## job 101
## magnitude_wrapper
module magnitude_wrapper(
	input aclk,
	input aresetn,
	input s_i_data_valid,
	output reg s_o_data_ready,
	input [31:0] s_i_data,
	output reg m_o_data_valid,
	input m_i_data_ready,
	output reg [31:0] m_o_data
    );
	reg [31:0] o_data_temp;
	reg [15:0] data_real;
	reg [15:0] data_imag;
	reg start_calc;
	reg ack_calc;
	wire [15:0] in_real = s_i_data[15:0];
	wire [15:0] in_imag = s_i_data[31:16];
	always @ (posedge aclk)
		begin
			if (aresetn == 0) begin
				s_o_data_ready <= 1'b0;
				start_calc <= 1'b0;
			end
			if (ack_calc == 1'b1) begin
				start_calc <= 0;
			end
			if ( (s_i_data_valid == 1'b1) && (ack_calc == 0)) begin
				if (in_real[15] == 1'b1)
					data_real <= ~in_real + 16'd1;
				else
					data_real <= in_real;
				if (in_imag[15] == 1'b1)
					data_imag <= ~in_imag + 16'd1;
				else
					data_imag <= in_imag;
				s_o_data_ready <= 1;
				start_calc <= 1'b1;
			end
		end
	always @ (posedge aclk)
		begin
			if (aresetn == 0) begin
				ack_calc <= 0;
			end
			if (start_calc == 1'b1) begin
				ack_calc <= 1;
				o_data_temp <= data_real*data_real + data_imag*data_imag;
			end
			else begin
				ack_calc <= 0;
			end
		end
	always @ (posedge aclk)
		begin
			if (aresetn == 0) begin
				m_o_data_valid <= 1'b0;
			end
			if (m_i_data_ready == 1'b1) begin
				if (ack_calc == 0) begin
					m_o_data_valid <= 1'b0;
				end
				else begin
					m_o_data_valid <= 1'b1;
					m_o_data <= o_data_temp;
				end
			end
		end
endmodule
For scale: about 100 flip-flops, roughly 70 I/O pins, about 0.020 mm^2 of cells after synthesis.
clock: 4.54 ns
lec_check: 0
abc_area: 1
cap_margin: 20
core_aspect_ratio: 1.45
core_margin: 2
core_utilization: 72
cts_cluster_diameter: 305
cts_cluster_size: 99
slew_margin: 20
tns_end_percent: 15
run.sh (not shown) runs the stock make flow with config.mk's settings and CLKGATE_MAP_FILE=.
Completing all stages was not enough for job 101: its layout failed the final checks because of setup timing.
Edits applied to the flow inputs when going from job 101 to job 102:
- a deleted CORE_ASPECT_RATIO that had been 1.45
- a deleted TNS_END_PERCENT that had been 15
- a deleted CTS_CLUSTER_SIZE that had been 99
- a deleted CTS_CLUSTER_DIAMETER that had been 305
- a change of CORE_UTILIZATION from 72 to 59
- a deleted ABC_AREA that had been 1
- a change of the clock period (ns, I/O delays scaled along) from 4.54 to 5.28
[flow] job 102 | stages: complete | final checks: fail | reason: setup timing
Looking only at site row count, and setting everything else aside, the higher value of job 102 and job 101 goes to job 101.
Re cell area after synthesis: job 102 and job 101 aren't equal, and the higher value belongs to job 101.
Compared with job 101, in job 102 required arrival time at the worst endpoint higher, pin count of the biggest net entering global routing lower.
In job 102, the estimated wirelength of the detail-placed design came out about 24% below the value in job 101.
Changes in job 103 relative to job 102:
- CORE_UTILIZATION changed from 59 to 72
- ABC_AREA newly set to 1
- the clock period (ns, I/O delays scaled along) changed from 5.28 to 11.6
Results
- Job 103 was carried through to the last stage, and its layout satisfied the timing, design-rule and antenna checks.
- For max-slew violation count, job 102 and job 103 come out practically identical.
- Taking job 103 over job 102, the count of mapped cells out of synthesis ratio works out to 1.2.
- Layout overhead on the synthesized area on job 103 is down relative to job 102.
- Compared job 103 against job 102; shortest period the worst path allows within noise.
- When the final numbers for job 103 and job 102 were put side by side, the detailed-routing iteration count for the pre-antenna-repair pass turned out to be smaller in job 102.
Modified inputs, job 104 compared to job 103
- CORE_UTILIZATION changed from 72 to 58
- ABC_AREA removed (was 1)
- the clock period (ns, I/O delays scaled along) changed from 11.6 to 4.54
==> comparison <==
Although it ran to completion, job 104 produced a layout that fails the final checks because of setup timing. Job 103 has higher routed wire length than job 104. Of job 104 and job 103, job 103 shows the higher worst hold margin, with job 104 below it. Relative to job 103, area growth from synthesis to layout has gone up in job 104. Comparing job 103 with job 104, the fmax came out essentially unchanged. Longest individual stage delay on the worst path | job 104 below job 103. | met2 capacity usage during global routing | lower: job 104 |. As of job 104, yosys synthesis chip area had fallen by a few percent compared to job 103. Between job 103 and job 104, simple-gate share of the synthesized area decreased. When the final numbers for job 104 and job 103 were put side by side, the global routing met3 resource utilization turned out to be smaller in job 104. From job 104 to job 103, post-detailed-route DRC marker count did not move at all.

========
Starting RTL as in the previous note.
Settings: LEC_CHECK=0, CAP_MARGIN=20, CORE_MARGIN=2, CORE_UTILIZATION=72, CTS_CLUSTER_SIZE=34, SLEW_MARGIN=20; clock period 6.18 ns.
The starting point produced a layout that fails on setup timing.
Next try:
- ABC_AREA: unset -> 1
- CTS_CLUSTER_DIAMETER: unset -> 229
- CTS_CLUSTER_SIZE: 34 -> 31
- clock period: 6.18 -> 6.46 ns (I/O delays scaled with it)
The changed run completed, yet does not pass: setup timing.
Design area rose by 2.3%.
Wire length goes down by 16%.
Worst hold slack degrades by 31 ps.
Register-to-register slack is better by 1700 ps.
Via count went up by 0.30%.
Global-route usage decreases by 6.1 points.
Non-clock buffer count went down by 102.
Next try:
- ABC_AREA: 1 -> unset
- CTS_CLUSTER_DIAMETER: 229 -> unset
- CTS_CLUSTER_SIZE: 31 -> 36
- clock period: 6.46 -> 6.92 ns (I/O delays scaled with it)
The changed run ran to the end with violations: setup timing.
Core utilization drops by 0.80 points.
Worst setup slack gets worse by 310 ps.
Worst hold slack degrades by 3.3 ps.
Sequential share of layout area went up by 0.89 points.
Final cell count came out lower by about a fifth.
Global-route usage came out higher by 1.4 points.
Clock skew is higher by 12 ps.
Synthesized cell count drops by about a fifth.
Wire length falls by roughly a tenth.
Design area came out lower by a few percent.

========
Setup of v18:
The RTL this note starts from:
==> flow/design.v <==
`timescale 1ns / 1ps
module magnitude_wrapper(
	input aclk,
	input aresetn,
	input s_i_data_valid,
	output reg s_o_data_ready,
	input [31:0] s_i_data,
	output reg m_o_data_valid,
	input m_i_data_ready,
	output reg [31:0] m_o_data
    );
	reg [31:0] o_data_temp;
	reg [15:0] data_real;
	reg [15:0] data_imag;
	reg start_calc;
	reg ack_calc;
	wire [15:0] in_real = s_i_data[15:0];
	wire [15:0] in_imag = s_i_data[31:16];
	always @ (posedge aclk)
		begin
			if (aresetn == 0) begin
				s_o_data_ready <= 1'b0;
				start_calc <= 1'b0;
			end
			if (ack_calc == 1'b1) begin
				start_calc <= 0;
			end
			if ( (s_i_data_valid == 1'b1) && (ack_calc == 0)) begin
				if (in_real[15] == 1'b1)
					data_real <= ~in_real + 16'd1;
				else
					data_real <= in_real;
				if (in_imag[15] == 1'b1)
					data_imag <= ~in_imag + 16'd1;
				else
					data_imag <= in_imag;
				s_o_data_ready <= 1;
				start_calc <= 1'b1;
			end
		end
	always @ (posedge aclk)
		begin
			if (aresetn == 0) begin
				ack_calc <= 0;
			end
			if (start_calc == 1'b1) begin
				ack_calc <= 1;
				o_data_temp <= data_real*data_real + data_imag*data_imag;
			end
			else begin
				ack_calc <= 0;
			end
		end
	always @ (posedge aclk)
		begin
			if (aresetn == 0) begin
				m_o_data_valid <= 1'b0;
			end
			if (m_i_data_ready == 1'b1) begin
				if (ack_calc == 0) begin
					m_o_data_valid <= 1'b0;
				end
				else begin
					m_o_data_valid <= 1'b1;
					m_o_data <= o_data_temp;
				end
			end
		end
endmodule
clock: 11.4 ns
lec_check: 0
cap_margin: 30
core_aspect_ratio: 0.5
core_margin: 2
core_utilization: 22
setup_slack_margin: -0.36
slew_margin: 20
tns_end_percent: 50
In summary, v18 completed successfully, with a layout that passed the timing, design-rule and antenna checks.
Here is what was changed in the inputs of v4 compared with v18.
Settings: CORE_UTILIZATION changed from 22 to 72; CTS_CLUSTER_SIZE newly set to 22; CORE_ASPECT_RATIO removed (was 0.5); TNS_END_PERCENT removed (was 50); the clock period (ns, I/O delays scaled along) changed from 11.4 to 13.2.
Results
Going from v18 to v4, global-route usage grows by 22 points. v4 was carried through to the last stage, and its layout satisfied the timing, design-rule and antenna checks. Biggest cell delay along the critical path: v4 vs v18 up 0.03 ns. Sort v18 and v4 by met3 track utilization from global routing, descending, and v4 comes first.
Setup changes, v4 to v52
Settings: CTS_CLUSTER_SIZE: 22 -> 76; PLACE_DENSITY: unset -> 0.43; ABC_AREA: unset -> 1; CTS_CLUSTER_DIAMETER: unset -> 217; the clock period (ns, I/O delays scaled along): 13.2 -> 6.55.
==> comparison <==
- Although v52 finished all stages, its layout failed final checks on setup timing.
- Every stage of the flow completed for v4, and the final layout passed the timing, design-rule and antenna checks.
- In v52, the final instance area came out 10% above the value in v4.
- Delta(setup total negative slack, v52 - v4) < 0
- Overall routed net length of v52 exceeds that of v4 by more than 10%.
- Clock network area share for v52: 0.18 points down relative to v4
- Looking only at buffers plus inverters on the worst setup path, and setting everything else aside, the higher value of v52 and v4 goes to v52.
- Diff v52 and v4: Yosys chip area lower in v4
- The lower logic area came out of v4.

========
== run 1 ==
RTL: the design.v shown in full above, as it stands there.
==> flow/config.mk <==
export PLATFORM = sky130hd
export DESIGN_NAME = magnitude_wrapper
export DESIGN_NICKNAME = magnitude_wrapper
export VERILOG_FILES = /design/flow/design.v
export SDC_FILE = /design/flow/constraint.sdc
export NUM_CORES = 4
export LEC_CHECK = 0
export ABC_AREA = 1
export CAP_MARGIN = 20
export CORE_MARGIN = 2
export CORE_UTILIZATION = 72
export CTS_CLUSTER_SIZE = 76
export PLACE_DENSITY_LB_ADDON = 0.01
export SETUP_SLACK_MARGIN = 1.85
export SLEW_MARGIN = 20
==> flow/constraint.sdc <==
create_clock -name core_clock -period 6.46 [get_ports {aclk}]
set_input_delay 1.2920 -clock core_clock [delete_from_list [all_inputs] [get_ports {aclk}]]
set_output_delay 1.2920 -clock core_clock [all_outputs]
set_load 0.01 [all_outputs]
Complete run, failing final checks: run 1, reason negative setup slack.
Modified inputs, run 2 compared to run 1
Settings: TNS_END_PERCENT: unset -> 15; CTS_CLUSTER_SIZE: 76 -> 99; SETUP_SLACK_MARGIN: 1.85 -> unset; PLACE_DENSITY_LB_ADDON: 0.01 -> unset; the clock period (ns, I/O delays scaled along): 6.46 -> 5.27.
## What came out
STATUS run=run 2 STAGES=ALL_DONE FINAL_CHECKS=FAILED CAUSE=negative setup slack. Against run 1, run 2 comes in 0.0098 ns higher on worst-case hold slack.
diff inputs: run 2 => run 3
Settings: an added CTS_CLUSTER_DIAMETER of 336; an added SETUP_SLACK_MARGIN of 1.3.
## What came out
Highest-delay cell along the critical path = sky130_fd_sc_hd__fa_1: run 2; highest-delay cell along the critical path = sky130_fd_sc_hd__fa_2: run 3. The core of run 3 is more densely filled than that of run 2. Summary of run 3 over run 2: total iterations of the first detailed-routing run grew by 2, register-to-register slack went down 0.26 ns, number of placed I/O pins has remained practically unchanged. Run 3: post-layout worst setup margin 0.26 ns below run 2. In run 3 the implementation ran to completion but is not tape-out ready, as the final checks report negative setup slack. Run 3: proportion of cell area occupied by registers 0.38 points below run 2. Side by side, final critical-path required period turned out higher in run 3 than in run 2. Summary: with run 2 as the reference, routability-driven placement congestion ratio in run 3 moved up by a few percent.
#### Input delta (run 4 over run 3)
Settings: SETUP_SLACK_MARGIN: 1.3 -> unset; PLACE_DENSITY_LB_ADDON: unset -> 0.28; CTS_CLUSTER_DIAMETER: 336 -> unset; TNS_END_PERCENT: 15 -> unset; CTS_CLUSTER_SIZE: 99 -> 76; the clock period (ns, I/O delays scaled along): 5.27 -> 6.46.
Findings:
- | run 3 | all stages done | FAIL | negative setup slack |
- The flow completed for run 4, but it is not clean: the layout still shows negative setup slack.
- Between run 4 and run 3, signed area change from the synthesized netlist to the final layout is lower for run 4, run 3 comes in above that.
- Diff run 4..run 3 | count of cell types in the netlist | unchanged
- Core utilization: run 4 lower than run 3
- Taking run 3 as the reference, in run 4 sum of routed wire length over all layers decreased about 18%, number of fill cells in the layout rose about 30%.
- Worst path buffer plus inverter count (higher): run 4
- Higher non-clock buffer count goes to run 3 over run 4.
- In the tables for run 4 and run 3, critical path depth reads higher with run 4.
### run 4 -> run 5
Settings: removing PLACE_DENSITY_LB_ADDON (formerly 0.28); changing CTS_CLUSTER_SIZE from 76 to 73; changing CAP_MARGIN from 20 to 30; setting PLACE_DENSITY to 0.43 for the first time; setting SETUP_SLACK_MARGIN to -0.36 for the first time.
==> results <==
- Of run 5 and run 4, not a single run came through the flow clean.
- Run 4 ran in full, but the layout does not pass; the checks complain about negative setup slack.
- From the logs: run 5 reached the end of the flow and failed the layout checks with negative setup slack.
- When run 5 is set beside run 4, its transition time at the pin with the least slew margin turns out to be 0.15 ns smaller.
- Between run 5 and run 4, final instance area is lower for run 5, run 4 comes in above that.
- Relative to run 4, the number of buffer and inverter instances along the worst setup path of run 5 is lower by 1.
- Comparing run 5 and run 4, shortest period the worst path allows is lower on run 5.
- Per the comparison of run 5 with run 4, worst reg-to-reg path cell count decreased 2, met1 track utilization from global routing decreased 4.3 points.
- Taking run 5 over run 4, the first-pass GRT wire length ratio works out to 0.880.
- Reported for run 5 and run 4, xor-xnor portion of the synthesized cell area turned out identical to the last digit.
- Sum of routed wire segments on met1 (run 5 vs. run 4) decreases by more than 10%
- Detailed-route wire length on run 5 is ahead of run 4.
